Design conv_engine, start of the top module:
module conv_engine(
    input         clk,
    input         reset,
    input         en_ctrl,
    output [15:0] s_addr,
    output [15:0] w_addr,
    output [15:0] b_addr,
    input  [7:0]  signal,
    input  [7:0]  weight,
    input  [7:0]  bias,
    output [15:0] save_addr,
    output [7:0]  convout,
    output        en_write,
    output        finish
);
Size in the first run: roughly 100 I/O pins.
Settings: LEC_CHECK=0, CAP_MARGIN=5, CORE_ASPECT_RATIO=0.87, CORE_MARGIN=2, CORE_UTILIZATION=70, CTS_CLUSTER_DIAMETER=26, MAX_ROUTING_LAYER=met4, SETUP_SLACK_MARGIN=1.71, SLEW_MARGIN=20, TNS_END_PERCENT=5; clock period 6.76 ns.
run.sh (not shown) runs the stock make flow with config.mk's settings and CLKGATE_MAP_FILE=.
Edit:
Settings changed: CORE_UTILIZATION 70 to 72, CTS_CLUSTER_DIAMETER 26 to 376, HOLD_SLACK_MARGIN from default to 0.29, PLACE_DENSITY from default to 0.67, SETUP_SLACK_MARGIN 1.71 to -0.35.
Clock period 6.76 ns to 5.46 ns, I/O delays scaled along.
Outcome: With this change the flow finished with negative setup slack left. Total power increases by about a fifth. Non-clock buffer count increases by 111. Wire length increases by a little under a tenth. Worst setup slack degrades by 1.0 ns. Cell area increases by a few percent. Sequential power increases by a quarter to a third. Worst hold slack improves by 0.0033 ns. Final cell count increases by a few percent. Clock power increases by a quarter to a third.

Setup of run A:
Starting RTL as in the previous note.
make LEC_CHECK=0 CAP_MARGIN=5 CORE_MARGIN=2 CORE_UTILIZATION=70 CTS_CLUSTER_DIAMETER=26 SETUP_SLACK_MARGIN=1.71 SLEW_MARGIN=20 finish   # period 6.76 ns
Run A finished end to end and its layout was clean on timing, DRC and antenna.
Input-level comparison between run B and run A:
Settings: a change of CTS_CLUSTER_DIAMETER from 26 to 359; a change of CORE_UTILIZATION from 70 to 68; a change of CAP_MARGIN from 5 to 20; a deleted SETUP_SLACK_MARGIN that had been 1.71; an added CTS_CLUSTER_SIZE of 37; a change of the clock period (ns, I/O delays scaled along) from 6.76 to 6.05.
## What came out
Of run A and run B, only run A finishes the flow clean. The run with more setup slack is run A; run B has less. Diff run A and run B: number of core rows higher in run B. In run B, the arrival time at the worst endpoint came out 450 ps below the value in run A. Run B: fraction of power consumed by combinational cells 2.3 points below run A. [compare] base=run A new=run B: count of clock-buffer cells in the layout shows no meaningful change, critical path's largest stage delay shows a reduction of 50 ps. The lower share of the clock period used by the worst path after layout came out of run A. Run B vs. run A: area of the chip rose about 3%; ratio of routed vias to standard cells fell about 15%; worst slew margin relative to its limit rose 19 points.
## Diff of input files: run C against run B
Settings: a deleted CTS_CLUSTER_SIZE that had been 37; a change of CORE_UTILIZATION from 68 to 40; a deleted CTS_CLUSTER_DIAMETER that had been 359; a change of the clock period (ns, I/O delays scaled along) from 6.05 to 10.0.
==> results <==
- The final layout from run C, which completed every stage, passed the timing, DRC and antenna checks at the end of the flow.
- Comparing the two runs side by side, run C comes out ahead of run B on switching power total.
- From run B to run C the numbers moved as follows: wire length saw a decrease, worst endpoint data arrival time now sits higher.
- Worst path setup slack after routing in run C vs run B: up 1730 ps
- Critical path depth is higher on run B
What run D does differently from run C at the input level:
Settings: CORE_UTILIZATION now 44, was 40; the clock period (ns, I/O delays scaled along) now 4.51, was 10.0.
Although run D finished all stages, its layout failed final checks on negative setup slack. Of run C and run D, run C shows the higher data arrival at the endpoint of the critical path, with run D below it. [compare] base=run C new=run D: clock transition at the register clock pins on the worst setup and hold paths after CTS has remained practically unchanged; non-clock buffer count has increased; portion of total power attributed to combinational logic has increased. Looking at number of fill cells across run C and run D, the one that comes out higher is run C. Looking at startpoint of the most critical setup path, the weight[1] result is from run D; the weight[4] one comes from run C. In the tables for run C and run D, weighted congestion reported at the end of routability-driven placement reads lower with run C. Total of endpoints with negative setup slack in the final report (lower): run C. Between run D and run C, it is run D whose number of antenna violations at the first check in global routing is lower, by 1.

## run 1
conv_engine again, from the RTL that the note above started with.
==> flow/config.mk <==
export PLATFORM = sky130hd
export DESIGN_NAME = conv_engine
export DESIGN_NICKNAME = conv_engine
export VERILOG_FILES = /design/flow/design.v
export SDC_FILE = /design/flow/constraint.sdc
export NUM_CORES = 4
export LEC_CHECK = 0
export CAP_MARGIN = 20
export CORE_MARGIN = 2
export CORE_UTILIZATION = 66
export CTS_CLUSTER_DIAMETER = 356
export CTS_CLUSTER_SIZE = 97
export PLACE_DENSITY = 0.35
export SLEW_MARGIN = 20
==> flow/constraint.sdc <==
create_clock -name core_clock -period 5.1 [get_ports {clk}]
set_input_delay 1.0200 -clock core_clock [delete_from_list [all_inputs] [get_ports {clk}]]
set_output_delay 1.0200 -clock core_clock [all_outputs]
set_load 0.01 [all_outputs]
In run 1 the implementation completed, yet the final layout does not meet the checks, the culprit being negative setup slack.
Edits applied to the flow inputs when going from run 1 to run 2:
- changing CORE_UTILIZATION from 66 to 59
- setting CORE_ASPECT_RATIO to 0.5 for the first time
- setting ABC_AREA to 1 for the first time
- setting SETUP_SLACK_MARGIN to 1.04 for the first time
- changing the clock period (ns, I/O delays scaled along) from 5.1 to 4.51
==> results <==
The layout from run 2, despite a flow that completed every stage, fails the layout checks, with the failing checks listed as negative setup slack. From run 1 to run 2 the numbers moved as follows: top fanout value on the critical path saw a decrease; peak supply drop grew by 0.079 mV; fraction of area in multi-input gates lower; global-route usage decreased by 4.2 points relative to the old numbers. In the tables for run 2 and run 1, sequential share of layout area reads lower with run 2. Final period utilization ended up 5.0 points higher on run 2 than on run 1. In the tables for run 2 and run 1, post-synthesis share of cell area spent on xor and xnor gates reads lower with run 2.
Setup changes, run 2 to run 3
- CORE_UTILIZATION changed from 59 to 40
- SETUP_SLACK_MARGIN removed (was 1.04)
- ABC_AREA removed (was 1)
- CTS_CLUSTER_DIAMETER removed (was 356)
- CORE_ASPECT_RATIO removed (was 0.5)
- PLACE_DENSITY removed (was 0.35)
- CTS_CLUSTER_SIZE removed (was 97)
- the clock period (ns, I/O delays scaled along) changed from 4.51 to 8.44
### Flow results
NOTE sum of routed wire segments on met1 run 2->run 3 decreased by a little under 10%
Run comparison: run 2 launching instance or port of the critical path weight[7]; run 3 launching instance or port of the critical path weight[4]
Run 3: total detailed-routing wirelength lower than run 2
| power density normalized to cell area | run 3 vs run 2 | 61% lower |
Compared with run 2, run 3 shows cell area lower by about 23%.
Run 3 completed end to end with timing, DRC and antenna clean.
Per the comparison of run 3 with run 2, final clock period utilization by the worst path moved down, multi-input gate count moved down, HPWL after detailed placement moved down.
No activity file was given, so power comes from the tool's default toggle rates.
